==> flow/design.v <==
module mult_unsigned #(
		parameter WIDTHA = 16,
		parameter WIDTHB = 24,
		parameter PIPELINE_DEPTH = 4
)
(
	input clk,rst,
	input [WIDTHA -1 :0] A,
	input [WIDTHB -1 :0] B,
	output [WIDTHA + WIDTHB - 1:0] result
);
reg [WIDTHA -1 :0] rA;
reg [WIDTHB -1 :0] rB;
reg [WIDTHA + WIDTHB - 1:0] M [PIPELINE_DEPTH-1:0];
integer i;
always @(posedge clk or posedge rst)
begin
	if (rst) begin
		rA <= 0;
		rB <= 0;
		for (i=0; i<PIPELINE_DEPTH; i=i+1)
		  M[i] <=0;
		end
	else
	begin
		rA <= A;
		rB <= B;
		M[0] <= rA * rB;
		for (i=0; i<PIPELINE_DEPTH-1; i=i+1)
			M[i+1] <= M[i];
	end
end
assign result = M[PIPELINE_DEPTH-1];
endmodule
==> flow/run.sh <==
#!/bin/bash
# the make line also repeats each setting of config.mk as NAME=value (left out here)
make -C /OpenROAD-flow-scripts/flow DESIGN_CONFIG=/design/flow/config.mk WORK_HOME=/design/flow/orfs CLKGATE_MAP_FILE= finish
==> flow/config.mk <==
export PLATFORM = sky130hd
export DESIGN_NAME = mult_unsigned
export DESIGN_NICKNAME = mult_unsigned
export VERILOG_FILES = /design/flow/design.v
export SDC_FILE = /design/flow/constraint.sdc
export NUM_CORES = 4
export LEC_CHECK = 0
export ABC_AREA = 1
export CAP_MARGIN = 20
export CORE_MARGIN = 2
export CORE_UTILIZATION = 72
export CTS_CLUSTER_DIAMETER = 103
export PLACE_DENSITY = 0.78
export SLEW_MARGIN = 20
export TNS_END_PERCENT = 10
==> flow/constraint.sdc <==
create_clock -name core_clock -period 4.74 [get_ports {clk}]
set_input_delay 0.9480 -clock core_clock [delete_from_list [all_inputs] [get_ports {clk}]]
set_output_delay 0.9480 -clock core_clock [all_outputs]
set_load 0.01 [all_outputs]
==> out/metrics.csv, run 1 <==
stage;metric;value;unit
synthesis;syn_nets;2547;
detailed_routing;final wirelength;72200;um
critical_path;Crit path largest cell delay;640;ps
synthesis;Avg Cell Area, Syn;8.836;sq um
synthesis;XOR Share, Synth;1.045;%
synthesis;FF+latch count, synth;200;
synthesis;yosys aoi share;1.676;%
synthesis;top cells, area;fa_1 33%, dfrtp_1 27%, inv_1 13%;
floorplanning;FP Core Util;73.23;%
detailed_routing;Initial DRC Count;4485;
critical_path;CP Buf/Inv Count;6;
global_routing;grt ovf;0;
placement;HPWL after DPL;37110;um
synthesis;synth cell count leaders;619 x inv_1, 572 x nand2_1, 306 x fa_1;
detailed_routing;DRT Pass-1 Iters;37;
critical_path;worst-case reg-to-reg path depth;24;
clock_network;total CTS buffers;17;
critical_path;R2R Path End;M[0][26]$_DFF_PP0_;
cells_and_area;post-layout util;90.20;%
critical_path;Setup CP Type;register to register;
detailed_routing;WL per Instance;27.13;um
placement;tally of buffers added on design ports;81;
critical_path;Stages on worst setup path;24;
synthesis;yosys cell count;2087;
floorplanning;Die Area;26910;sq um
sta;unrepaired setup endpoints after global routing;true;
sta;crit share post-route;132.9;%
sta;crit path time final;6300;ps
run;max-cap violation count;0;
critical_path;Cell Chain, Critical Path;buf_8 > nand2_1 > inv_1 > fa_1 > inv_1 > fa_1 > fa_1 > inv_2 > fa_1 > fa_1 > inv_2 > fa_1 > inv_2 > ha_4 > nand2_2 > nand2_2 > nand2_1 > nand2_2 > a31oi_1 > nand2_2 > nand2_2 > nand2_1 > nand2_1 > nand2_2;
critical_path;Reg2Reg Launch Point;rA[4]$_DFF_PP0_;
detailed_routing;DR vias;17300;
global_routing;GRT Total Usage;45.59;%
synthesis;Mapped Area;18440;sq um
critical_path;CP endpoint;M[0][26]$_DFF_PP0_;
sta;Slew headroom;50.02;%
global_routing;initial antenna violation count;9;
clock_network;clock tree from TritonCTS;done;
synthesis;Yosys top cell by instances;inv_1;
critical_path;Startpoint Class;register;
synthesis;largest area contributor in the netlist;fa_1;
critical_path;worst-path maximum fanout;10;
synthesis;Mux area share;0;%
worst_hold_path;hold path cells;0;
floorplanning;Ports;82;
synthesis;yosys stat area;18440;sq um
floorplanning;chip height;164.0;um
critical_path;crit path DRT;5110;ps
floorplanning;die width;164.0;um
clock_network;clk root buf;clkbuf_16;
status;status;failed layout checks;
synthesis;Simple-Gate Fraction of Synth Area;15.03;%
sta;Clock Skews;36.82;ps
synthesis;Seq/Total Area, Yosys;27.14;%
cells_and_area;Layout area overhead;23.17;%
floorplanning;core area;25180;sq um
sta;worst-margin pin slew;749.7;ps
placement;Routability Congestion;0.9499;
global_routing;largest net degree at the start of global routing;201;
critical_path;CP arrival;6670;ps
clock_network;hold buffer count at CTS;0;
detailed_routing;Post-route DRC;0;
worst_hold_path;Worst Hold Launch;M[0][25]$_DFF_PP0_;
global_routing;vias in the first global route;17580;
critical_path;CP Capture Type;register;
critical_path;reg-to-reg slack, setup;-1560;ps
synthesis;Synth Warn #;2;
worst_hold_path;Hold WC Path Type;register to register;
status;layout check failures;negative setup slack;
critical_path;CP max-delay cell;fa_1;
detailed_routing;post-DR vias/cell;6.502;
sta;Hold Fails Final Rpt;0;
sta;# setup viols final;33;
synthesis;main kind of combinational logic by area;adder cells;
sta;Max Freq;158.7;MHz
clock_network;Clock Path Buffers;2;
clock_network;clk latency late pin;490;ps
synthesis;Syn Inst Count;2087;
floorplanning;row cnt;58;
critical_path;top cell family by delay on the critical path;adder cells;
sta;Final WS setup;-1560;ps
critical_path;Worst Setup SP;rA[4]$_DFF_PP0_;
global_routing;global-route wire length before repair;90450;um
synthesis;post-synthesis cell type count;23;
cells_and_area;nets@finish;2771;
synthesis;fa+ha+maj area frac;40.82;%
clock_network;Reg clk slew, reported paths;100;ps
clock_network;Clock Sinks;200;
synthesis;top area contributor share;33.22;%
worst_hold_path;Min-Delay Endpoint;M[1][25]$_DFF_PP0_;
synthesis;EDFF count, synth;0;
synthesis;Most common reg cell;dfrtp_1;
clock_network;CTS H-tree depth;4;
synthesis;Synth async-reset ratio;100.0;%
sta;max-slew violations;0;
run;total tool warning count;33;
detailed_routing;ANT nets after route;0;
metrics by stage:
| step | setup slack, ps | cell area [sq um] | setup TNS (ps) | instances | hold slack, ps |
|---|---|---|---|---|---|
| detailed placement | -939.1 | 20730 | -23140 | 2575 | 334.7 |
| finish | -1560 | 22710 | -40720 | 2661 | 345.2 |
| global placement | -808.9 | 20730 | -20530 | 2575 | 331.6 |
| CTS | -581.3 | 22350 | -15000 | 2645 | 333.7 |
| floorplan | -513.2 | 18440 | -12220 | 2087 | 331.2 |
| global route | -1579 | 22710 | -42310 | 2659 | 342.0 |
layer usage:
metal | share of wire (%) | global-route usage [%] | wire length (um) | up-vias
met3 | 16 | 18.06 | 11780 | 1073
met4 | 13 | 37.68 | 9681 | 20
met2 | 42 | 72.78 | 30170 | 2018
li1 | - | - | - | 6275
met1 | 28 | 47.21 | 19950 | 7916
met5 | 0.87 | 2.652 | 625 | -
cell type report:
type / instances / area, sq um
antenna: 7 / 17.52
multi-input combinational: 1185 / 11570
tap: 330 / 412.9
fill: 1015 / 2469
clock buffer: 18 / 429.2
inverter: 622 / 2351
sequential: 200 / 5027
timing repair buffer: 285 / 2716
clock inverter: 14 / 190.2
timing repair:
item                       4_1_cts  5_1_grt
resized                        161       79
setup endpoints to repair       32       33
setup buffers                   38        8
pin swaps                       65       32
==> inputs of run 2 (changes only) <==
Settings changed: ABC_AREA 1 to not set, CAP_MARGIN 20 to 35, CORE_UTILIZATION 72 to 40, CTS_CLUSTER_DIAMETER 103 to not set, CTS_CLUSTER_SIZE set to 93, HOLD_SLACK_MARGIN set to 0.11, PLACE_DENSITY 0.78 to not set, TNS_END_PERCENT 10 to 45.
Clock period 4.74 ns to 8.93 ns, I/O delays scaled along.
==> run 2 against run 1 <==
Compared with the run above: now clean on timing, DRC and antenna; clock-buffer cell count shrank 1; synthesized area is 4.8% lower; non-clock buffer count shrank 198; wire length decreased by 49%; maximum frequency decreased by 3.4%; critical endpoint is now M[0][39]$_DFF_PP0_; highest routed layer is now met4.
==> out/metrics.csv, run 2 <==
stage;metric;value;unit;change
status;status;timing/DRC/antenna clean;;was failed layout checks
cells_and_area;Filler Cell Count;4123;;was 1015
floorplanning;chip height;213.5;um;was 164.0 um
synthesis;Synth Warn #;2;;unchanged
detailed_routing;ANT nets after route;0;;unchanged
detailed_routing;final wirelength;37100;um;was 72200 um
clock_network;clock tree from TritonCTS;done;;unchanged
critical_path;reg-to-reg slack, setup;2410;ps;was -1560 ps
clock_network;Clock Path Buffers;2;;unchanged
sta;Fin Hold WS;343.0;ps;was 345.2 ps
detailed_routing;DR vias;11200;;was 17300
synthesis;Synth async-reset ratio;100.0;%;unchanged
synthesis;Mapped Area;17550;sq um;was 18440 sq um
critical_path;Reg2Reg Launch Point;rA[1]$_DFF_PP0_;;was rA[4]$_DFF_PP0_
cells_and_area;Design Area, Final;19560;sq um;was 22710 sq um
clock_network;clk root buf;clkbuf_16;;unchanged
synthesis;Avg Cell Area, Syn;10.60;sq um;was 8.836 sq um
synthesis;largest area contributor in the netlist;fa_1;;unchanged
critical_path;CP Buf/Inv Count;3;;was 6
clock_network;CTS H-tree depth;4;;unchanged
synthesis;Yosys top cell by instances;inv_1;;unchanged
critical_path;top cell family by delay on the critical path;adder cells;;unchanged
synthesis;yosys cell count;1655;;was 2087
sta;crit share post-route;73.01;%;was 132.9%
global_routing;initial antenna violation count;0;;was 9
synthesis;syn_nets;2115;;was 2547
synthesis;XOR Share, Synth;1.797;%;was 1.045%
sta;Setup TNS;0;ps;was -40720 ps
critical_path;Setup CP Type;register to register;;unchanged
synthesis;FF+latch count, synth;200;;unchanged
synthesis;top cells, area;fa_1 35%, dfrtp_1 29%, ha_1 8.0%;;was fa_1 33%, dfrtp_1 27%, inv_1 13%
placement;tally of buffers added on design ports;81;;unchanged
worst_hold_path;Worst Hold Launch;M[2][2]$_DFF_PP0_;;was M[0][25]$_DFF_PP0_
synthesis;yosys aoi share;4.435;%;was 1.676%
floorplanning;die width;213.5;um;was 164.0 um
synthesis;EDFF count, synth;0;;unchanged
detailed_routing;Post-route DRC;0;;unchanged
synthesis;synth cell count leaders;353 x inv_1, 306 x fa_1, 232 x nand2_1;;was 619 x inv_1, 572 x nand2_1, 306 x fa_1
synthesis;Most common reg cell;dfrtp_1;;unchanged
global_routing;vias in the first global route;12270;;was 17580
floorplanning;row cnt;76;;was 58
critical_path;CP endpoint;M[0][39]$_DFF_PP0_;;was M[0][26]$_DFF_PP0_
run;total tool warning count;27;;was 33
critical_path;Stages on worst setup path;18;;was 24
synthesis;post-synthesis cell type count;55;;was 23
placement;pre-CTS WS;2383;ps;was -939.1 ps
clock_network;Reg clk slew, reported paths;70;ps;was 100 ps
floorplanning;Ports;82;;unchanged
critical_path;CP max-delay cell;dfrtp_1;;was fa_1
global_routing;largest net degree at the start of global routing;137;;was 201
synthesis;top area contributor share;34.91;%;was 33.22%
placement;HPWL after DPL;29060;um;was 37110 um
sta;crit path time final;6520;ps;was 6300 ps
global_routing;grt ovf;0;;unchanged
clock_network;clk latency late pin;470;ps;was 490 ps
cells_and_area;nets@finish;2155;;was 2771
synthesis;Syn Inst Count;1655;;was 2087
detailed_routing;post-DR vias/cell;4.884;;was 6.502
run;max-cap violation count;0;;unchanged
critical_path;CP Capture Type;register;;unchanged
detailed_routing;Initial DRC Count;535;;was 4485
synthesis;fa+ha+maj area frac;42.89;%;was 40.82%
sta;Clock Skews;30.83;ps;was 36.82 ps
clock_network;total CTS buffers;17;;unchanged
clock_network;Resize count post-CTS;0;;was 161
clock_network;Clock Sinks;200;;unchanged
detailed_routing;Ant. Diodes;0;;was 7
sta;worst-margin pin slew;881.4;ps;was 749.7 ps
sta;unrepaired setup endpoints after global routing;false;;was true
critical_path;Startpoint Class;register;;unchanged
detailed_routing;WL per Instance;16.18;um;was 27.13 um
synthesis;main kind of combinational logic by area;adder cells;;unchanged
worst_hold_path;Min-Delay Endpoint;M[3][2]$_DFF_PP0_;;was M[1][25]$_DFF_PP0_
critical_path;Crit path largest cell delay;920;ps;was 640 ps
critical_path;Worst Setup SP;rA[1]$_DFF_PP0_;;was rA[4]$_DFF_PP0_
clock_network;hold buffer count at CTS;0;;unchanged
clock_network;Setup Fix Bufs, Post-CTS;0;;was 38
cells_and_area;Layout area overhead;11.44;%;was 23.17%
floorplanning;core area;43170;sq um;was 25180 sq um
sta;# setup viols final;0;;was 33
critical_path;R2R Path End;M[0][39]$_DFF_PP0_;;was M[0][26]$_DFF_PP0_
critical_path;worst-path maximum fanout;24;;was 10
critical_path;Critical Path Most Common Cell;fa_1;;
floorplanning;FP Core Util;40.65;%;was 73.23%
critical_path;crit path DRT;9280;ps;was 5110 ps
critical_path;worst-case reg-to-reg path depth;18;;was 24
critical_path;Cell Chain, Critical Path;nand2_1 > fa_1 > fa_1 > fa_1 > inv_1 > fa_1 > fa_1 > inv_1 > fa_1 > inv_1 > ha_1 > a21oi_2 > nor2b_1 > or4_4 > o21ai_2 > o211ai_4 > o21a_1 > o211a_1;;was buf_8 > nand2_1 > inv_1 > fa_1 > inv_1 > fa_1 > fa_1 > inv_2 > fa_1 > fa_1 > inv_2 > fa_1 > inv_2 > ha_4 > nand2_2 > nand2_2 > nand2_1 > nand2_2 > a31oi_1 > nand2_2 > nand2_2 > nand2_1 > nand2_1 > nand2_2
detailed_routing;DRT Pass-1 Iters;5;;was 37
placement;Routability Congestion;0.8616;;was 0.9499
critical_path;CP arrival;6870;ps;was 6670 ps
floorplanning;Die Area;45570;sq um;was 26910 sq um
sta;Slew headroom;41.24;%;was 50.02%
synthesis;Mux area share;0;%;unchanged
placement;DP Area;18850;sq um;was 20730 sq um
sta;max-slew violations;0;;unchanged
synthesis;yosys stat area;17550;sq um;was 18440 sq um
worst_hold_path;Hold WC Path Type;register to register;;unchanged
global_routing;GRT Total Usage;17.71;%;was 45.59%
sta;Max Freq;153.4;MHz;was 158.7 MHz
synthesis;Seq/Total Area, Yosys;28.52;%;was 27.14%
sta;Hold Fails Final Rpt;0;;unchanged
worst_hold_path;hold path cells;0;;unchanged
global_routing;global-route wire length before repair;62170;um;was 90450 um
synthesis;Simple-Gate Fraction of Synth Area;13.26;%;was 15.03%
sta;Final WS setup;2410;ps;was -1560 ps
[run 2: layer usage]
| metal | track usage (%) | part of all wire (%) | vias to the layer above |
|---|---|---|---|
| met2 | 32.19 | 55 | 234 |
| met1 | 21.35 | 39 | 5947 |
| met5 | 0 | 0 | - |
| met3 | 2.636 | 3.6 | 59 |
| li1 | - | - | 4960 |
| met4 | 6.346 | 2.8 | 0 |
[run 2: layout make-up]
class	instances	area, sq um	area share (%)
Clock buffer	17	425.4	2.175
Multi-Input combinational cell	1036	10950	55.98
Sequential cell	200	5005	25.59
Clock inverter	15	210.2	1.075
Tap cell	585	732.0	3.743
Inverter	353	1333	6.814
Timing Repair Buffer	87	903.4	4.619
[run 2: metrics by stage]
stage / cells / utilization [%]
finish: 2293 / 45.30
CTS: 2290 / 45.14
floorplan: 1655 / -
detailed placement: 2258 / 43.66
global placement: 2258 / 43.66
global route: 2293 / 45.30
==> inputs of run 3 (changes only) <==
Settings changed: ABC_AREA set to 1, CAP_MARGIN 35 to 20, CORE_UTILIZATION 40 to 72, CTS_CLUSTER_SIZE 93 to not set, HOLD_SLACK_MARGIN 0.11 to not set, PLACE_DENSITY set to 0.38, TNS_END_PERCENT 45 to 100.
Clock period 8.93 ns to 4.53 ns, I/O delays scaled along.
==> run 3 against run 2 <==
Compared with the run above: the run now fails in global routing (5_1_grt); synthesized cell count up 26%; synthesized area increased by 5.1%; die size decreased by 41%.
==> out/metrics.csv, run 3 <==
stage;metric;value;unit;change
synthesis;top area contributor share;33.22;%;was 34.91%
clock_network;clk root buf;clkbuf_16;;unchanged
status;status;did not finish;;was timing/DRC/antenna clean
synthesis;Simple-Gate Fraction of Synth Area;15.03;%;was 13.26%
placement;tally of buffers added on design ports;81;;unchanged
clock_network;CTS H-tree depth;4;;unchanged
synthesis;Synth async-reset ratio;100.0;%;unchanged
placement;DP Area;21100;sq um;was 18850 sq um
synthesis;Mux area share;0;%;unchanged
floorplanning;die width;164.0;um;was 213.5 um
synthesis;Syn Inst Count;2087;;was 1655
clock_network;hold buffer count at CTS;0;;unchanged
synthesis;Seq/Total Area, Yosys;27.14;%;was 28.52%
synthesis;EDFF count, synth;0;;unchanged
synthesis;Avg Cell Area, Syn;8.836;sq um;was 10.60 sq um
synthesis;yosys cell count;2087;;was 1655
floorplanning;core area;25180;sq um;was 43170 sq um
synthesis;FF+latch count, synth;200;;unchanged
synthesis;synth cell count leaders;619 x inv_1, 572 x nand2_1, 306 x fa_1;;was 353 x inv_1, 306 x fa_1, 232 x nand2_1
synthesis;Most common reg cell;dfrtp_1;;unchanged
synthesis;Mapped Area;18440;sq um;was 17550 sq um
synthesis;yosys stat area;18440;sq um;was 17550 sq um
synthesis;Yosys top cell by instances;inv_1;;unchanged
floorplanning;Die Area;26910;sq um;was 45570 sq um
floorplanning;Ports;82;;unchanged
synthesis;syn_nets;2547;;was 2115
floorplanning;row cnt;58;;was 76
clock_network;Clock Path Buffers;2;;unchanged
synthesis;largest area contributor in the netlist;fa_1;;unchanged
synthesis;Synth Warn #;2;;unchanged
floorplanning;chip height;164.0;um;was 213.5 um
synthesis;top cells, area;fa_1 33%, dfrtp_1 27%, inv_1 13%;;was fa_1 35%, dfrtp_1 29%, ha_1 8.0%
synthesis;fa+ha+maj area frac;40.82;%;was 42.89%
synthesis;XOR Share, Synth;1.045;%;was 1.797%
clock_network;total CTS buffers;17;;unchanged
status;Run Error;[ERROR GRT-0232] Routing congestion too high. Check the congestion heatmap in the GUI.;;
status;Last stage;global routing (5_1_grt);;
placement;HPWL after DPL;35900;um;was 29060 um
global_routing;grt ovf;29;;
synthesis;main kind of combinational logic by area;adder cells;;unchanged
placement;Routability Congestion;0.9310;;was 0.8616
floorplanning;FP Core Util;73.23;%;was 40.65%
clock_network;Clock Sinks;200;;unchanged
global_routing;GRT Total Usage;72.10;%;
synthesis;yosys aoi share;1.676;%;was 4.435%
synthesis;post-synthesis cell type count;23;;was 55
## run 3: metrics by stage
step           hold slack [ps]  cells  utilization [%]  worst slack [ps]
2_1_floorplan            331.2   2087                -            -387.6
3_3_place_gp             331.2   2577            83.80            -891.2
3_5_place_dp             334.7   2577            83.80            -989.1
4_1_cts                  346.2   2649            90.09            -814.0
## run 3: per-layer routing
metal  track usage (%)  GRT overflow
met5             37.12             0
met4             66.35            16
met3             60.61             1
met2             87.68            12
met1             71.53             0
## run 3: timing repair
action | CTS
buffers inserted | 38
setup endpoints to repair | 32
resized | 167
gates cloned | 2
pin swaps | 77
==> inputs of run 4 (changes only) <==
Settings changed: CELL_PAD_IN_SITES_GLOBAL_PLACEMENT set to 0, CORE_ASPECT_RATIO set to 0.91, CTS_CLUSTER_SIZE set to 96, MIN_ROUTING_LAYER set to met1, PLACE_DENSITY 0.38 to 0.36, SETUP_SLACK_MARGIN set to 1.69, SLEW_MARGIN 20 to 10, TNS_END_PERCENT 100 to 50.
Clock period 4.53 ns to 5.61 ns, I/O delays scaled along.
==> run 4 against run 3 <==
Compared with the run above: the layout now fails its checks (negative setup slack); synthesized area is the same; synthesized cell count is the same; die size is essentially flat.
==> out/metrics.csv, run 4 <==
stage;metric;value;unit;change
status;status;failed layout checks;;was did not finish
status;layout check failures;negative setup slack;;
synthesis;yosys aoi share;1.676;%;unchanged
worst_hold_path;Min-Delay Endpoint;M[1][9]$_DFF_PP0_;;
detailed_routing;Initial DRC Count;2885;;
sta;crit share post-route;115.1;%;
critical_path;Crit path largest cell delay;820;ps;
worst_hold_path;hold path cells;0;;
global_routing;grt ovf;0;;
global_routing;largest net degree at the start of global routing;201;;
critical_path;Reg2Reg Launch Point;rA[2]$_DFF_PP0_;;
sta;crit path time final;6456;ps;
placement;DP Area;20150;sq um;was 21100 sq um
sta;Clock Skews;16.28;ps;
floorplanning;chip height;156.7;um;was 164.0 um
placement;Routability Congestion;0.9262;;was 0.9310
sta;Max Freq;154.9;MHz;
critical_path;crit path DRT;5960;ps;
sta;# setup viols final;28;;
detailed_routing;WL per Instance;26.14;um;
synthesis;main kind of combinational logic by area;adder cells;;unchanged
critical_path;Stages on worst setup path;23;;
synthesis;XOR Share, Synth;1.045;%;unchanged
synthesis;Seq/Total Area, Yosys;27.14;%;unchanged
detailed_routing;Max Used Layer;met5;;
detailed_routing;met1 WL;20160;um;
synthesis;top area contributor share;33.22;%;unchanged
floorplanning;Die Area;26910;sq um;about the same
global_routing;initial antenna violation count;5;;
synthesis;yosys stat area;18440;sq um;unchanged
worst_hold_path;Worst Hold Launch;M[0][9]$_DFF_PP0_;;
cells_and_area;Filler Cell Count;981;;
detailed_routing;final wirelength;68810;um;
synthesis;yosys cell count;2087;;unchanged
synthesis;Synth async-reset ratio;100.0;%;unchanged
synthesis;Syn Inst Count;2087;;unchanged
sta;max-slew violations;0;;
critical_path;CP endpoint;M[0][27]$_DFF_PP0_;;
synthesis;top cells, area;fa_1 33%, dfrtp_1 27%, inv_1 13%;;unchanged
critical_path;Worst Setup SP;rA[2]$_DFF_PP0_;;
worst_hold_path;Hold WC Path Type;register to register;;
synthesis;Synth Warn #;2;;unchanged
synthesis;EDFF count, synth;0;;unchanged
detailed_routing;ANT nets after route;0;;
synthesis;Mapped Area;18440;sq um;unchanged
synthesis;fa+ha+maj area frac;40.82;%;unchanged
synthesis;Yosys top cell by instances;inv_1;;unchanged
placement;HPWL after DPL;34810;um;was 35900 um
cells_and_area;Design Area, Final;22620;sq um;
sta;Hold Fails Final Rpt;0;;
detailed_routing;met3 WL post-DR;11300;um;
detailed_routing;post-DR vias/cell;6.285;;
critical_path;Setup CP Type;register to register;;
critical_path;CP Buf/Inv Count;5;;
detailed_routing;Post-route DRC;0;;
detailed_routing;metal2 WL;29610;um;
synthesis;syn_nets;2547;;unchanged
floorplanning;Ports;82;;unchanged
run;total tool warning count;35;;
synthesis;post-synthesis cell type count;23;;unchanged
floorplanning;die width;171.8;um;was 164.0 um
critical_path;Critical Path Most Common Cell;nand2_2;;
synthesis;Most common reg cell;dfrtp_1;;unchanged
sta;Final WS setup;-846.2;ps;
clock_network;Clock Sinks;200;;unchanged
sta;unrepaired setup endpoints after global routing;true;;
critical_path;Startpoint Class;register;;
clock_network;Reg clk slew, reported paths;90;ps;
detailed_routing;DR vias;16540;;
placement;tally of buffers added on design ports;81;;unchanged
floorplanning;row cnt;55;;was 58
global_routing;global-route wire length before repair;85460;um;
detailed_routing;DRT Pass-1 Iters;13;;
clock_network;clk root buf;clkbuf_16;;unchanged
critical_path;CP Capture Type;register;;
floorplanning;core area;25050;sq um;was 25180 sq um
critical_path;CP max-delay cell;fa_2;;
clock_network;clk latency late pin;470;ps;
critical_path;worst-case reg-to-reg path depth;23;;
clock_network;CTS H-tree depth;4;;unchanged
critical_path;worst-path maximum fanout;5;;
critical_path;reg-to-reg slack, setup;-850;ps;
cells_and_area;nets@finish;2735;;
critical_path;CP arrival;6810;ps;
clock_network;hold buffer count at CTS;0;;unchanged
sta;Fin Hold WS;335.6;ps;
critical_path;Cell Chain, Critical Path;buf_12 > buf_4 > nand2_2 > fa_2 > fa_2 > fa_2 > inv_2 > fa_2 > fa_1 > inv_1 > fa_1 > inv_2 > ha_4 > nand2_2 > nand2_2 > nand2_2 > nand2_4 > a31oi_4 > nand2_4 > nand2_2 > nand2_1 > nand2_1 > nand2_2;;
synthesis;largest area contributor in the netlist;fa_1;;unchanged
global_routing;GRT Total Usage;43.52;%;
synthesis;Avg Cell Area, Syn;8.836;sq um;unchanged
sta;worst-margin pin slew;1330;ps;
critical_path;top cell family by delay on the critical path;adder cells;;
cells_and_area;Layout area overhead;22.67;%;
global_routing;vias in the first global route;16280;;
clock_network;total CTS buffers;17;;unchanged
sta;Slew headroom;11.34;%;
synthesis;FF+latch count, synth;200;;unchanged
synthesis;synth cell count leaders;619 x inv_1, 572 x nand2_1, 306 x fa_1;;unchanged
synthesis;Mux area share;0;%;unchanged
floorplanning;FP Core Util;73.62;%;was 73.23%
clock_network;clock tree from TritonCTS;done;;
clock_network;Clock Path Buffers;2;;unchanged
critical_path;R2R Path End;M[0][27]$_DFF_PP0_;;
synthesis;Simple-Gate Fraction of Synth Area;15.03;%;unchanged
run;max-cap violation count;0;;
-- run 4: timing repair --
item | in CTS | in global routing
pin swaps | 77 | 67
setup buffers | 51 | 27
gates cloned | 0 | 1
gates resized | 229 | 102
setup endpoints to repair | 34 | 35
-- run 4: stage by stage --
stage	worst slack [ps]	util (%)	TNS (ps)	std cells
after detailed placement	-146.0	80.44	-977.8	2519
after global routing	-756.0	90.28	-15310	2630
after floorplan	356.8	-	0	2087
final	-846.2	90.30	-17850	2632
after CTS	275.8	87.93	0	2602
after global placement	-78.86	80.44	-281.0	2519
-- run 4: area by class of cell --
cell class	instances	area (sq um)	share of cell area [%]
Clock buffer	20	456.7	2.019
Clock inverter	12	132.6	0.5863
Sequential cell	200	5039	22.27
Timing Repair Buffer	249	2356	10.42
Antenna cell	2	5.005	0.02213
Multi-Input combinational cell	1185	11860	52.41
Inverter	622	2349	10.38
Tap cell	342	427.9	1.892
-- run 4: routing by layer --
| layer | up-vias | GRT usage, % |
|---|---|---|
| met4 | 18 | 28.29 |
| met3 | 766 | 16.92 |
| li1 | 6189 | - |
| met2 | 1784 | 69.38 |
| met1 | 7786 | 48.75 |
| met5 | - | 2.836 |
==> inputs of run 5 (changes only) <==
Settings changed: CELL_PAD_IN_SITES_GLOBAL_PLACEMENT 0 to not set, CORE_ASPECT_RATIO 0.91 to not set, CORE_UTILIZATION 72 to 71, CTS_CLUSTER_DIAMETER set to 201, CTS_CLUSTER_SIZE 96 to not set, MIN_ROUTING_LAYER met1 to not set, PLACE_DENSITY 0.36 to 0.77, SETUP_SLACK_MARGIN 1.69 to not set, SLEW_MARGIN 10 to 20, TNS_END_PERCENT 50 to not set.
Clock period 5.61 ns to 5.74 ns, I/O delays scaled along.
==> run 5 against run 4 <==
Compared with the run above: the run now finishes clean; core utilization fell by 7.9 points; non-clock buffer count fell by 75; worst setup slack improved by 1000 ps; global-route usage fell by 8.3 points; critical path depth fell by 1; critical endpoint is now M[0][36]$_DFF_PP0_; first-iteration DRC count fell by 61%; worst hold slack improved by 6.1 ps.
==> out/metrics.csv, run 5 <==
stage;metric;value;unit;change
detailed_routing;DRT Pass-1 Iters;5;;was 13
cells_and_area;Layout area overhead;13.16;%;was 22.67%
critical_path;CP endpoint;M[0][36]$_DFF_PP0_;;was M[0][27]$_DFF_PP0_
global_routing;global-route wire length before repair;72130;um;was 85460 um
clock_network;clk latency late pin;460;ps;was 470 ps
clock_network;hold buffer count at CTS;0;;unchanged
clock_network;Reg clk slew, reported paths;90;ps;about the same
synthesis;main kind of combinational logic by area;adder cells;;unchanged
run;max-cap violation count;0;;unchanged
cells_and_area;post-layout util;82.39;%;was 90.30%
synthesis;Most common reg cell;dfrtp_1;;unchanged
worst_hold_path;Worst Hold Launch;M[2][16]$_DFF_PP0_;;was M[0][9]$_DFF_PP0_
critical_path;Stages on worst setup path;22;;was 23
global_routing;vias in the first global route;14800;;was 16280
floorplanning;Ports;82;;unchanged
clock_network;clk root buf;clkbuf_16;;unchanged
floorplanning;Die Area;27280;sq um;was 26910 sq um
floorplanning;core area;25330;sq um;was 25050 sq um
critical_path;Setup CP Type;register to register;;unchanged
synthesis;Simple-Gate Fraction of Synth Area;15.03;%;unchanged
sta;Slew headroom;27.53;%;was 11.34%
synthesis;yosys stat area;18440;sq um;unchanged
synthesis;EDFF count, synth;0;;unchanged
clock_network;Clock Sinks;200;;unchanged
detailed_routing;final wirelength;45090;um;was 68810 um
worst_hold_path;Hold WC Path Type;register to register;;unchanged
status;status;timing/DRC/antenna clean;;was failed layout checks
synthesis;Seq/Total Area, Yosys;27.14;%;unchanged
critical_path;CP Buf/Inv Count;7;;was 5
critical_path;reg-to-reg slack, setup;160;ps;was -850 ps
critical_path;Reg2Reg Launch Point;rA[12]$_DFF_PP0_;;was rA[2]$_DFF_PP0_
cells_and_area;nets@finish;2660;;was 2735
floorplanning;FP Core Util;72.81;%;was 73.62%
sta;# setup viols final;0;;was 28
critical_path;Cell Chain, Critical Path;buf_4 > nand2_1 > inv_1 > fa_1 > inv_1 > fa_1 > inv_1 > fa_1 > fa_1 > fa_1 > inv_1 > fa_1 > inv_1 > ha_1 > a21oi_1 > o21ai_0 > inv_1 > nand2_1 > a21oi_1 > nand2_1 > nand2_1 > nand2_1;;was buf_12 > buf_4 > nand2_2 > fa_2 > fa_2 > fa_2 > inv_2 > fa_2 > fa_1 > inv_1 > fa_1 > inv_2 > ha_4 > nand2_2 > nand2_2 > nand2_2 > nand2_4 > a31oi_4 > nand2_4 > nand2_2 > nand2_1 > nand2_1 > nand2_2
synthesis;Mapped Area;18440;sq um;unchanged
critical_path;CP Capture Type;register;;unchanged
synthesis;top cells, area;fa_1 33%, dfrtp_1 27%, inv_1 13%;;unchanged
critical_path;CP max-delay cell;dfrtp_2;;was fa_2
detailed_routing;WL per Instance;17.74;um;was 26.14 um
sta;crit share post-route;97.29;%;was 115.1%
critical_path;top cell family by delay on the critical path;adder cells;;unchanged
synthesis;XOR Share, Synth;1.045;%;unchanged
synthesis;fa+ha+maj area frac;40.82;%;unchanged
synthesis;yosys cell count;2087;;unchanged
synthesis;largest area contributor in the netlist;fa_1;;unchanged
placement;DP Area;20000;sq um;was 20150 sq um
clock_network;clock tree from TritonCTS;done;;unchanged
global_routing;grt ovf;0;;unchanged
sta;Setup TNS;0;ps;was -17850 ps
cells_and_area;Design Area, Final;20870;sq um;was 22620 sq um
critical_path;Worst Setup SP;rA[12]$_DFF_PP0_;;was rA[2]$_DFF_PP0_
synthesis;Yosys top cell by instances;inv_1;;unchanged
placement;HPWL after DPL;34590;um;was 34810 um
clock_network;CTS H-tree depth;4;;unchanged
critical_path;Crit path largest cell delay;550;ps;was 820 ps
synthesis;Syn Inst Count;2087;;unchanged
clock_network;Clock Path Buffers;2;;unchanged
synthesis;Avg Cell Area, Syn;8.836;sq um;unchanged
synthesis;Synth Warn #;2;;unchanged
sta;Fin Hold WS;341.7;ps;was 335.6 ps
sta;Hold Fails Final Rpt;0;;unchanged
floorplanning;chip height;165.2;um;was 156.7 um
sta;Clock Skews;18.62;ps;was 16.28 ps
sta;crit path time final;5585;ps;was 6456 ps
critical_path;CP arrival;5930;ps;was 6810 ps
critical_path;worst-path maximum fanout;12;;was 5
run;total tool warning count;29;;was 35
placement;tally of buffers added on design ports;81;;unchanged
clock_network;total CTS buffers;17;;unchanged
synthesis;top area contributor share;33.22;%;unchanged
critical_path;R2R Path End;M[0][36]$_DFF_PP0_;;was M[0][27]$_DFF_PP0_
synthesis;post-synthesis cell type count;23;;unchanged
synthesis;Mux area share;0;%;unchanged
detailed_routing;DR vias;13660;;was 16540
detailed_routing;Initial DRC Count;1121;;was 2885
synthesis;synth cell count leaders;619 x inv_1, 572 x nand2_1, 306 x fa_1;;unchanged
detailed_routing;post-DR vias/cell;5.374;;was 6.285
sta;unrepaired setup endpoints after global routing;true;;unchanged
floorplanning;die width;165.2;um;was 171.8 um
synthesis;syn_nets;2547;;unchanged
worst_hold_path;hold path cells;0;;unchanged
sta;worst-margin pin slew;1087;ps;was 1330 ps
sta;max-slew violations;0;;unchanged
detailed_routing;Post-route DRC;0;;unchanged
synthesis;Synth async-reset ratio;100.0;%;unchanged
critical_path;Startpoint Class;register;;unchanged
critical_path;crit path DRT;6080;ps;was 5960 ps
sta;Max Freq;179.1;MHz;was 154.9 MHz
floorplanning;row cnt;58;;was 55
worst_hold_path;Min-Delay Endpoint;M[3][16]$_DFF_PP0_;;was M[1][9]$_DFF_PP0_
global_routing;initial antenna violation count;0;;was 5
synthesis;yosys aoi share;1.676;%;unchanged
synthesis;FF+latch count, synth;200;;unchanged
placement;Routability Congestion;0.9270;;was 0.9262
detailed_routing;ANT nets after route;0;;unchanged
global_routing;largest net degree at the start of global routing;152;;was 201
detailed_routing;Ant. Diodes;0;;was 2
global_routing;GRT Total Usage;35.23;%;was 43.52%
critical_path;worst-case reg-to-reg path depth;22;;was 23
## run 5: cell type report
cell class / instances / area [sq um]
fill: 1542 / 4459
sequential: 200 / 5049
multi-input combinational: 1185 / 10880
tap: 330 / 412.9
inverter: 622 / 2338
clock buffer: 17 / 425.4
clock inverter: 14 / 180.2
timing repair buffer: 174 / 1585
## run 5: routing by layer
layer	global-route usage, %	wire, um
met5	0	0
met4	18.26	2338
met3	7.742	3563
met2	60.91	23420
met1	41.55	15760
## run 5: stage by stage
| step | worst slack, ps | std cells |
|---|---|---|
| after floorplan | 486.8 | 2087 |
| after global placement | -44.71 | 2496 |
| after detailed placement | -72.85 | 2496 |
| after CTS | 8.962 | 2527 |
| after global routing | -29.04 | 2542 |
| final | 155.4 | 2542 |
## run 5: what timing repair did
item | 4_1_cts | 5_1_grt
resized | 5 | 46
endpoints found under the setup margin | 11 | 24
endpoints found under the hold margin | 0 | 0
cloned | 0 | 0
buffers inserted | 0 | 15
pin swaps | 0 | 1
==> inputs of run 6 (changes only) <==
Settings changed: CELL_PAD_IN_SITES_GLOBAL_PLACEMENT set to 0, CORE_ASPECT_RATIO set to 0.91, CORE_UTILIZATION 71 to 72, CTS_CLUSTER_DIAMETER 201 to not set, CTS_CLUSTER_SIZE set to 96, MIN_ROUTING_LAYER set to met1, PLACE_DENSITY 0.77 to 0.67, SETUP_SLACK_MARGIN set to -0.4, SLEW_MARGIN 20 to 10, TNS_END_PERCENT set to 50.
Clock period 5.74 ns to 5.13 ns, I/O delays scaled along.
==> run 6 against run 5 <==
Compared with the run above: now fails the layout checks on negative setup slack; core utilization grew 5.6 points; clock-buffer cell count grew 2; maximum frequency shrank 7.2%; flip-flop count is the same; die size shrank 1.4%; critical path type unchanged.
==> out/metrics.csv, run 6 <==
stage;metric;value;unit;change
sta;worst-margin pin slew;850.7;ps;was 1087 ps
synthesis;Simple-Gate Fraction of Synth Area;15.03;%;unchanged
detailed_routing;post-DR vias/cell;6.057;;was 5.374
critical_path;Critical Path Most Common Cell;nand2_1;;
synthesis;main kind of combinational logic by area;adder cells;;unchanged
critical_path;CP max-delay cell;fa_1;;was dfrtp_2
status;layout check failures;negative setup slack;;
critical_path;Stages on worst setup path;24;;was 22
placement;Routability Congestion;0.9089;;was 0.9270
floorplanning;chip height;156.7;um;was 165.2 um
status;status;failed layout checks;;was timing/DRC/antenna clean
detailed_routing;DRT Pass-1 Iters;12;;was 5
clock_network;clk latency late pin;460;ps;about the same
critical_path;top cell family by delay on the critical path;adder cells;;unchanged
synthesis;yosys aoi share;1.676;%;unchanged
sta;Hold Fails Final Rpt;0;;unchanged
detailed_routing;final wirelength;61480;um;was 45090 um
critical_path;CP arrival;6360;ps;was 5930 ps
floorplanning;core area;25050;sq um;was 25330 sq um
floorplanning;FP Core Util;73.62;%;was 72.81%
synthesis;XOR Share, Synth;1.045;%;unchanged
global_routing;vias in the first global route;15850;;was 14800
detailed_routing;Post-route DRC;0;;unchanged
critical_path;R2R Path End;M[0][34]$_DFF_PP0_;;was M[0][36]$_DFF_PP0_
global_routing;routing usage on met3;9.408;%;was 7.742%
sta;Slew headroom;43.29;%;was 27.53%
clock_network;total CTS buffers;17;;unchanged
detailed_routing;WL per Instance;23.25;um;was 17.74 um
clock_network;clock tree from TritonCTS;done;;unchanged
sta;unrepaired setup endpoints after global routing;true;;unchanged
synthesis;Synth Warn #;2;;unchanged
sta;crit path time final;6019;ps;was 5585 ps
cells_and_area;post-layout util;88.04;%;was 82.39%
global_routing;GRT Total Usage;38.79;%;was 35.23%
critical_path;CP Buf/Inv Count;7;;unchanged
global_routing;grt ovf;0;;unchanged
critical_path;worst-path maximum fanout;5;;was 12
synthesis;Synth async-reset ratio;100.0;%;unchanged
sta;Clock Skews;23.69;ps;was 18.62 ps
placement;tally of buffers added on design ports;81;;unchanged
sta;crit share post-route;117.3;%;was 97.29%
sta;Setup TNS;-21480;ps;was 0 ps
clock_network;clk root buf;clkbuf_16;;unchanged
clock_network;Clock Path Buffers;2;;unchanged
synthesis;top area contributor share;33.22;%;unchanged
placement;HPWL after DPL;37440;um;was 34590 um
detailed_routing;DR vias;16010;;was 13660
sta;# setup viols final;30;;was 0
floorplanning;row cnt;55;;was 58
critical_path;Crit path largest cell delay;860;ps;was 550 ps
clock_network;CTS H-tree depth;4;;unchanged
floorplanning;die width;171.8;um;was 165.2 um
global_routing;routing usage on met1;44.27;%;was 41.55%
detailed_routing;Initial DRC Count;2338;;was 1121
synthesis;EDFF count, synth;0;;unchanged
critical_path;CP endpoint;M[0][34]$_DFF_PP0_;;was M[0][36]$_DFF_PP0_
run;max-cap violation count;0;;unchanged
synthesis;Mapped Area;18440;sq um;unchanged
synthesis;Seq/Total Area, Yosys;27.14;%;unchanged
critical_path;Worst Setup SP;rA[4]$_DFF_PP0_;;was rA[12]$_DFF_PP0_
critical_path;Reg2Reg Launch Point;rA[4]$_DFF_PP0_;;was rA[12]$_DFF_PP0_
cells_and_area;nets@finish;2747;;was 2660
detailed_routing;ANT nets after route;0;;unchanged
synthesis;Avg Cell Area, Syn;8.836;sq um;unchanged
synthesis;Most common reg cell;dfrtp_1;;unchanged
synthesis;syn_nets;2547;;unchanged
sta;Final WS setup;-888.8;ps;was 155.4 ps
synthesis;yosys cell count;2087;;unchanged
synthesis;FF+latch count, synth;200;;unchanged
run;total tool warning count;32;;was 29
synthesis;largest area contributor in the netlist;fa_1;;unchanged
global_routing;global-route wire length before repair;78090;um;was 72130 um
global_routing;busiest grt layer;met2;;unchanged
floorplanning;Die Area;26910;sq um;was 27280 sq um
clock_network;Clock Sinks;200;;unchanged
synthesis;Yosys top cell by instances;inv_1;;unchanged
clock_network;Reg clk slew, reported paths;80;ps;was 90 ps
sta;Max Freq;166.1;MHz;was 179.1 MHz
synthesis;fa+ha+maj area frac;40.82;%;unchanged
critical_path;Setup CP Type;register to register;;unchanged
global_routing;initial antenna violation count;6;;was 0
worst_hold_path;Worst Hold Launch;M[0][23]$_DFF_PP0_;;was M[2][16]$_DFF_PP0_
critical_path;Cell Chain, Critical Path;buf_4 > nand2_1 > inv_1 > fa_1 > inv_1 > fa_1 > fa_1 > inv_1 > fa_1 > fa_1 > inv_1 > fa_1 > inv_1 > ha_4 > nand2_2 > inv_1 > nand2_1 > nand2_2 > a31oi_1 > nand2_1 > nand2_1 > nand2_1 > nand2_1 > nand2_1;;was buf_4 > nand2_1 > inv_1 > fa_1 > inv_1 > fa_1 > inv_1 > fa_1 > fa_1 > fa_1 > inv_1 > fa_1 > inv_1 > ha_1 > a21oi_1 > o21ai_0 > inv_1 > nand2_1 > a21oi_1 > nand2_1 > nand2_1 > nand2_1
synthesis;post-synthesis cell type count;23;;unchanged
worst_hold_path;Min-Delay Endpoint;M[1][23]$_DFF_PP0_;;was M[3][16]$_DFF_PP0_
global_routing;largest net degree at the start of global routing;145;;was 152
critical_path;Startpoint Class;register;;unchanged
critical_path;CP Capture Type;register;;unchanged
synthesis;Syn Inst Count;2087;;unchanged
synthesis;yosys stat area;18440;sq um;unchanged
global_routing;met2 Use GR;66.40;%;was 60.91%
synthesis;Mux area share;0;%;unchanged
cells_and_area;Layout area overhead;19.59;%;was 13.16%
critical_path;worst-case reg-to-reg path depth;24;;was 22
worst_hold_path;hold path cells;0;;unchanged
critical_path;reg-to-reg slack, setup;-890;ps;was 160 ps
critical_path;crit path DRT;5470;ps;was 6080 ps
floorplanning;Ports;82;;unchanged
sta;max-slew violations;0;;unchanged
worst_hold_path;Hold WC Path Type;register to register;;unchanged
synthesis;top cells, area;fa_1 33%, dfrtp_1 27%, inv_1 13%;;unchanged
synthesis;synth cell count leaders;619 x inv_1, 572 x nand2_1, 306 x fa_1;;unchanged
## run 6: repair_timing
| item | CTS | global route |
|---|---|---|
| hold buffers | 0 | 0 |
| buffers inserted | 7 | 31 |
| endpoints found under the setup margin | 25 | 26 |
| pin swaps | 0 | 34 |
| gates resized | 19 | 113 |
## run 6: final cells by class
| cell class | count | area (sq um) |
|---|---|---|
| flip-flops and latches | 200 | 5034 |
| diodes | 3 | 7.507 |
| multi-input cells | 1185 | 11240 |
| well taps | 342 | 427.9 |
| clock buffers | 19 | 442.9 |
| inverters | 622 | 2338 |
| clock inverters | 12 | 157.7 |
| repair buffers | 261 | 2407 |
| fillers | 1135 | 2997 |
## run 6: per-layer routing
metal / part of all wire [%] / routed length (um) / vias up
li1: - / - / 6232
met1: 29 / 17950 / 7473
met2: 45 / 27860 / 1582
met3: 14 / 8681 / 721
met4: 11 / 6778 / 6
met5: 0.33 / 205 / -
## run 6: metrics by stage
stage               setup slack [ps]  area (sq um)  cells  hold slack [ps]
floorplan                     -123.2         18440   2087            331.2
global placement              -423.0         20610   2575            331.0
detailed placement            -553.1         20610   2575            334.7
CTS                           -396.7         21300   2613            340.3
global route                   -1051         22050   2643            349.9
finish                        -888.8         22050   2644            344.0
==> inputs of run 7 (changes only) <==
Settings changed: ABC_AREA 1 to not set, CORE_ASPECT_RATIO 0.91 to not set, CORE_UTILIZATION 72 to 67, CTS_CLUSTER_DIAMETER set to 349, CTS_CLUSTER_SIZE 96 to 33, HOLD_SLACK_MARGIN set to 0.21, PLACE_DENSITY 0.67 to not set, SETUP_SLACK_MARGIN -0.4 to not set.
Clock period 5.13 ns to 5.65 ns, I/O delays scaled along.
==> run 7 against run 6 <==
Compared with the run above: still fails the layout checks on negative setup slack; clock skew down 3.4 ps; synthesized cell count fell by 21%; non-clock buffer count rose by 23; sequential share of layout area is 0.66 points higher; critical endpoint is now M[0][36]$_DFF_PP0_.
==> out/metrics.csv, run 7 <==
stage;metric;value;unit;change
status;status;failed layout checks;;unchanged
status;layout check failures;negative setup slack;;unchanged
clock_network;clk root buf;clkbuf_16;;unchanged
floorplanning;core area;25910;sq um;was 25050 sq um
critical_path;Stages on worst setup path;22;;was 24
synthesis;yosys stat area;17550;sq um;was 18440 sq um
cells_and_area;Layout area overhead;22.13;%;was 19.59%
critical_path;Setup CP Type;register to register;;unchanged
synthesis;Simple-Gate Fraction of Synth Area;13.26;%;was 15.03%
floorplanning;die width;165.8;um;was 171.8 um
critical_path;CP endpoint;M[0][36]$_DFF_PP0_;;was M[0][34]$_DFF_PP0_
critical_path;Crit path largest cell delay;550;ps;was 860 ps
synthesis;top cells, area;fa_1 35%, dfrtp_1 29%, ha_1 8.0%;;was fa_1 33%, dfrtp_1 27%, inv_1 13%
critical_path;Worst Setup SP;rA[5]$_DFF_PP0_;;was rA[4]$_DFF_PP0_
sta;# setup viols final;17;;was 30
clock_network;Reg clk slew, reported paths;100;ps;was 80 ps
sta;Slew headroom;32.80;%;was 43.29%
critical_path;Startpoint Class;register;;unchanged
synthesis;Synth async-reset ratio;100.0;%;unchanged
clock_network;Clock Path Buffers;2;;unchanged
detailed_routing;post-DR vias/cell;5.489;;was 6.057
sta;Final WS setup;-247.2;ps;was -888.8 ps
synthesis;synth cell count leaders;353 x inv_1, 306 x fa_1, 232 x nand2_1;;was 619 x inv_1, 572 x nand2_1, 306 x fa_1
synthesis;Avg Cell Area, Syn;10.60;sq um;was 8.836 sq um
sta;Setup TNS;-2126;ps;was -21480 ps
clock_network;clk latency late pin;460;ps;about the same
detailed_routing;Initial DRC Count;975;;was 2338
floorplanning;chip height;165.8;um;was 156.7 um
critical_path;CP arrival;6240;ps;was 6360 ps
cells_and_area;nets@finish;2352;;was 2747
synthesis;EDFF count, synth;0;;unchanged
synthesis;Yosys top cell by instances;inv_1;;unchanged
sta;crit share post-route;104.4;%;was 117.3%
global_routing;initial antenna violation count;0;;was 6
critical_path;top cell family by delay on the critical path;adder cells;;unchanged
placement;dpl cells;2174;;was 2575
synthesis;Most common reg cell;dfrtp_1;;unchanged
detailed_routing;Ant. Diodes;0;;was 3
sta;worst-margin pin slew;1008;ps;was 850.7 ps
floorplanning;Die Area;27500;sq um;was 26910 sq um
detailed_routing;DR vias;12300;;was 16010
synthesis;yosys cell count;1655;;was 2087
sta;unrepaired setup endpoints after global routing;true;;unchanged
sta;Clock Skews;20.27;ps;was 23.69 ps
detailed_routing;DRT Pass-1 Iters;5;;was 12
synthesis;syn_nets;2115;;was 2547
synthesis;top area contributor share;34.91;%;was 33.22%
worst_hold_path;hold path cells;0;;unchanged
sta;max-slew violations;0;;unchanged
critical_path;CP Capture Type;register;;unchanged
run;max-cap violation count;0;;unchanged
placement;tally of buffers added on design ports;81;;unchanged
critical_path;Reg2Reg Launch Point;rA[5]$_DFF_PP0_;;was rA[4]$_DFF_PP0_
placement;pre-CTS WS;-285.6;ps;was -553.1 ps
placement;Routability Congestion;0.9130;;was 0.9089
global_routing;global-route wire length before repair;66630;um;was 78090 um
sta;crit path time final;5897;ps;was 6019 ps
detailed_routing;ANT nets after route;0;;unchanged
clock_network;clock tree from TritonCTS;done;;unchanged
worst_hold_path;Min-Delay Endpoint;M[2][25]$_DFF_PP0_;;was M[1][23]$_DFF_PP0_
placement;HPWL after DPL;30480;um;was 37440 um
global_routing;largest net degree at the start of global routing;61;;was 145
critical_path;CP Buf/Inv Count;8;;was 7
detailed_routing;Post-route DRC;0;;unchanged
global_routing;grt ovf;0;;unchanged
cells_and_area;Non-Filler Instances;2240;;was 2644
synthesis;Syn Inst Count;1655;;was 2087
critical_path;reg-to-reg slack, setup;-250;ps;was -890 ps
cells_and_area;post-layout util;82.72;%;was 88.04%
global_routing;vias in the first global route;13570;;was 15850
synthesis;Mux area share;0;%;unchanged
synthesis;Synth Warn #;2;;unchanged
critical_path;worst-case reg-to-reg path depth;22;;was 24
critical_path;CP max-delay cell;fa_2;;was fa_1
synthesis;yosys aoi share;4.435;%;was 1.676%
worst_hold_path;Worst Hold Launch;M[1][25]$_DFF_PP0_;;was M[0][23]$_DFF_PP0_
sta;Max Freq;169.6;MHz;was 166.1 MHz
synthesis;FF+latch count, synth;200;;unchanged
floorplanning;FP Core Util;67.73;%;was 73.62%
critical_path;Critical Path Most Common Cell;fa_1;;was nand2_1
synthesis;main kind of combinational logic by area;adder cells;;unchanged
synthesis;Seq/Total Area, Yosys;28.52;%;was 27.14%
floorplanning;Ports;82;;unchanged
detailed_routing;WL per Instance;18.48;um;was 23.25 um
clock_network;total CTS buffers;17;;unchanged
critical_path;crit path DRT;5990;ps;was 5470 ps
synthesis;Mapped Area;17550;sq um;was 18440 sq um
sta;Hold Fails Final Rpt;0;;unchanged
critical_path;Cell Chain, Critical Path;buf_12 > buf_8 > and2_1 > fa_1 > inv_1 > fa_2 > inv_1 > fa_2 > inv_2 > fa_1 > inv_2 > fa_1 > fa_1 > ha_4 > buf_4 > a21oi_2 > inv_1 > o311ai_4 > nand4b_1 > a31oi_4 > o41ai_2 > xor2_1;;was buf_4 > nand2_1 > inv_1 > fa_1 > inv_1 > fa_1 > fa_1 > inv_1 > fa_1 > fa_1 > inv_1 > fa_1 > inv_1 > ha_4 > nand2_2 > inv_1 > nand2_1 > nand2_2 > a31oi_1 > nand2_1 > nand2_1 > nand2_1 > nand2_1 > nand2_1
synthesis;XOR Share, Synth;1.797;%;was 1.045%
critical_path;R2R Path End;M[0][36]$_DFF_PP0_;;was M[0][34]$_DFF_PP0_
critical_path;worst-path maximum fanout;5;;unchanged
run;total tool warning count;31;;was 32
floorplanning;row cnt;59;;was 55
clock_network;Clock Sinks;200;;unchanged
global_routing;GRT Total Usage;30.87;%;was 38.79%
synthesis;fa+ha+maj area frac;42.89;%;was 40.82%
synthesis;largest area contributor in the netlist;fa_1;;unchanged
worst_hold_path;Hold WC Path Type;register to register;;unchanged
clock_network;CTS H-tree depth;4;;unchanged
detailed_routing;final wirelength;41390;um;was 61480 um
synthesis;post-synthesis cell type count;55;;was 23
[run 7: metal layers]
metal	routed length, um	track usage [%]
met2	22700	56.09
met1	14830	36.98
met5	0	0
met3	1976	3.313
met4	1882	14.78
[run 7: what timing repair did]
action / CTS / global route
hold buffers: 0 / 0
pin swaps: 56 / 57
buffers inserted: 17 / 17
hold endpoints to repair: 0 / 0
endpoints found under the setup margin: 21 / 22
resized: 93 / 57
cloned: 1 / 1
[run 7: area by class of cell]
class / count / area (sq um)
Inverter: 353 / 1329
Fill cell: 1436 / 4478
Clock buffer: 17 / 425.4
Sequential cell: 200 / 5034
Multi-Input combinational cell: 1036 / 11410
Timing Repair Buffer: 284 / 2579
Tap cell: 335 / 419.2
Clock inverter: 15 / 234.0
[run 7: stage by stage]
stage / instance area (sq um) / hold slack, ps
2_1_floorplan: 17550 / 331.2
3_3_place_gp: 19890 / 331.4
3_5_place_dp: 19890 / 334.7
4_1_cts: 21080 / 335.2
5_1_grt: 21430 / 345.7
6_report: 21430 / 332.4
==> inputs of run 8 (changes only) <==
Settings changed: ABC_AREA set to 1, CELL_PAD_IN_SITES_GLOBAL_PLACEMENT 0 to not set, CORE_UTILIZATION 67 to 72, CTS_CLUSTER_DIAMETER 349 to not set, CTS_CLUSTER_SIZE 33 to 34, HOLD_SLACK_MARGIN 0.21 to not set, MIN_ROUTING_LAYER met1 to not set, PLACE_DENSITY set to 0.78, SETUP_SLACK_MARGIN set to 1.07, SLEW_MARGIN 10 to 20, TNS_END_PERCENT 50 to not set.
Clock period 5.65 ns to 3.67 ns, I/O delays scaled along.
==> run 8 against run 7 <==
Compared with the run above: the flow now stops in global routing (5_1_grt); synthesized area rose by 5.1%; die size fell by 2.2%; synthesized cell count rose by 26%.
==> out/metrics.csv, run 8 <==
stage;metric;value;unit;change
status;status;did not finish;;was failed layout checks
status;Last stage;global routing (5_1_grt);;
status;Run Error;[ERROR GRT-0232] Routing congestion too high. Check the congestion heatmap in the GUI.;;
synthesis;top cells, area;fa_1 33%, dfrtp_1 27%, inv_1 13%;;was fa_1 35%, dfrtp_1 29%, ha_1 8.0%
synthesis;syn_nets;2547;;was 2115
synthesis;yosys stat area;18440;sq um;was 17550 sq um
clock_network;hold buffer count at CTS;0;;unchanged
synthesis;XOR Share, Synth;1.045;%;was 1.797%
synthesis;top area contributor share;33.22;%;was 34.91%
synthesis;Mapped Area;18440;sq um;was 17550 sq um
placement;HPWL after DPL;37340;um;was 30480 um
placement;Routability Congestion;0.9053;;was 0.9130
clock_network;Clock Sinks;200;;unchanged
synthesis;Most common reg cell;dfrtp_1;;unchanged
synthesis;Mux area share;0;%;unchanged
clock_network;CTS H-tree depth;4;;unchanged
placement;tally of buffers added on design ports;81;;unchanged
floorplanning;row cnt;58;;was 59
synthesis;yosys cell count;2087;;was 1655
clock_network;total CTS buffers;17;;unchanged
synthesis;Simple-Gate Fraction of Synth Area;15.03;%;was 13.26%
synthesis;main kind of combinational logic by area;adder cells;;unchanged
synthesis;Seq/Total Area, Yosys;27.14;%;was 28.52%
synthesis;FF+latch count, synth;200;;unchanged
floorplanning;core area;25180;sq um;was 25910 sq um
synthesis;Synth async-reset ratio;100.0;%;unchanged
floorplanning;chip height;164.0;um;was 165.8 um
floorplanning;FP Core Util;73.23;%;was 67.73%
synthesis;fa+ha+maj area frac;40.82;%;was 42.89%
floorplanning;Die Area;26910;sq um;was 27500 sq um
synthesis;Synth Warn #;2;;unchanged
synthesis;yosys aoi share;1.676;%;was 4.435%
floorplanning;die width;164.0;um;was 165.8 um
floorplanning;Ports;82;;unchanged
global_routing;grt ovf;818;;
synthesis;largest area contributor in the netlist;fa_1;;unchanged
synthesis;Syn Inst Count;2087;;was 1655
global_routing;GRT Total Usage;88.64;%;
clock_network;Clock Path Buffers;2;;unchanged
synthesis;synth cell count leaders;619 x inv_1, 572 x nand2_1, 306 x fa_1;;was 353 x inv_1, 306 x fa_1, 232 x nand2_1
synthesis;Avg Cell Area, Syn;8.836;sq um;was 10.60 sq um
synthesis;EDFF count, synth;0;;unchanged
synthesis;post-synthesis cell type count;23;;was 55
synthesis;Yosys top cell by instances;inv_1;;unchanged
clock_network;clk root buf;clkbuf_16;;unchanged
-- run 8: stage by stage --
stage / setup slack [ps] / util [%] / cells / hold WS, ps / instance area [sq um]
floorplan: -1229 / - / 2087 / 331.2 / 19370
CTS: -1683 / 91.65 / 2685 / 350.9 / 23080
detailed placement: -1905 / 84.63 / 2595 / 334.7 / 21310
global placement: -1860 / 84.63 / 2595 / 331.0 / 21310
-- run 8: per-layer routing --
| metal | track usage, % | overflow |
|---|---|---|
| met3 | 73.43 | 10 |
| met4 | 99.40 | 293 |
| met1 | 82.88 | 13 |
| met2 | 106.0 | 501 |
| met5 | 40.91 | 1 |
-- run 8: what timing repair did --
item,in CTS
buffers inserted,57
pin swaps,78
gates cloned,1
hold endpoints to repair,0
gates resized,211
endpoints found under the setup margin,36
==> inputs of run 9 (changes only) <==
Settings changed: CORE_ASPECT_RATIO set to 0.9, CTS_CLUSTER_DIAMETER set to 201, CTS_CLUSTER_SIZE 34 to not set, PLACE_DENSITY 0.78 to 0.77, SETUP_SLACK_MARGIN 1.07 to not set.
Clock period 3.67 ns to 4.78 ns, I/O delays scaled along.
==> run 9 against run 8 <==
Compared with the run above: the flow again stops in global routing (5_1_grt); die size barely moved; synthesized area did not move; synthesized cell count did not move.
==> out/metrics.csv, run 9 <==
stage;metric;value;unit;change
synthesis;Syn Inst Count;2087;;unchanged
status;Last stage;global routing (5_1_grt);;unchanged
synthesis;Most common reg cell;dfrtp_1;;unchanged
floorplanning;Ports;82;;unchanged
synthesis;Synth async-reset ratio;100.0;%;unchanged
global_routing;GRT Total Usage;90.18;%;
synthesis;largest area contributor in the netlist;fa_1;;unchanged
synthesis;Seq/Total Area, Yosys;27.14;%;unchanged
placement;Routability Congestion;0.8985;;was 0.9053
clock_network;clk root buf;clkbuf_16;;unchanged
synthesis;XOR Share, Synth;1.045;%;unchanged
clock_network;hold buffer count at CTS;0;;unchanged
synthesis;yosys stat area;18440;sq um;unchanged
synthesis;top area contributor share;33.22;%;unchanged
synthesis;syn_nets;2547;;unchanged
clock_network;CTS H-tree depth;4;;unchanged
placement;HPWL after DPL;37120;um;was 37340 um
synthesis;post-synthesis cell type count;23;;unchanged
clock_network;total CTS buffers;17;;unchanged
placement;tally of buffers added on design ports;81;;unchanged
synthesis;Avg Cell Area, Syn;8.836;sq um;unchanged
placement;dpl cells;2578;;was 2595
floorplanning;chip height;155.8;um;was 164.0 um
synthesis;top cells, area;fa_1 33%, dfrtp_1 27%, inv_1 13%;;unchanged
synthesis;synth cell count leaders;619 x inv_1, 572 x nand2_1, 306 x fa_1;;unchanged
clock_network;Clock Sinks;200;;unchanged
synthesis;Synth Warn #;2;;unchanged
status;status;did not finish;;unchanged
synthesis;EDFF count, synth;0;;unchanged
synthesis;Yosys top cell by instances;inv_1;;unchanged
synthesis;fa+ha+maj area frac;40.82;%;unchanged
synthesis;Simple-Gate Fraction of Synth Area;15.03;%;unchanged
global_routing;grt ovf;599;;
floorplanning;die width;172.7;um;was 164.0 um
floorplanning;row cnt;55;;was 58
floorplanning;FP Core Util;73.21;%;was 73.23%
synthesis;FF+latch count, synth;200;;unchanged
synthesis;Mapped Area;18440;sq um;unchanged
synthesis;main kind of combinational logic by area;adder cells;;unchanged
floorplanning;core area;25190;sq um;was 25180 sq um
clock_network;Clock Path Buffers;2;;unchanged
synthesis;Mux area share;0;%;unchanged
synthesis;yosys aoi share;1.676;%;unchanged
floorplanning;Die Area;26910;sq um;about the same
status;Run Error;[ERROR GRT-0232] Routing congestion too high. Check the congestion heatmap in the GUI.;;unchanged
synthesis;yosys cell count;2087;;unchanged
run 9: metal layers:
metal,overflow,track usage [%]
met5,3,60.69
met1,23,86.56
met2,314,101.9
met3,42,81.41
met4,217,94.96
run 9: what timing repair did:
item,in CTS
gates resized,220
buffers inserted,48
gates cloned,1
setup endpoints to repair,31
pin swaps,52
run 9: through the flow:
| step | worst slack [ps] | area [sq um] |
|---|---|---|
| 2_1_floorplan | -137.6 | 19130 |
| 3_3_place_gp | -656.0 | 21000 |
| 3_5_place_dp | -820.6 | 21000 |
| 4_1_cts | -589.6 | 22760 |
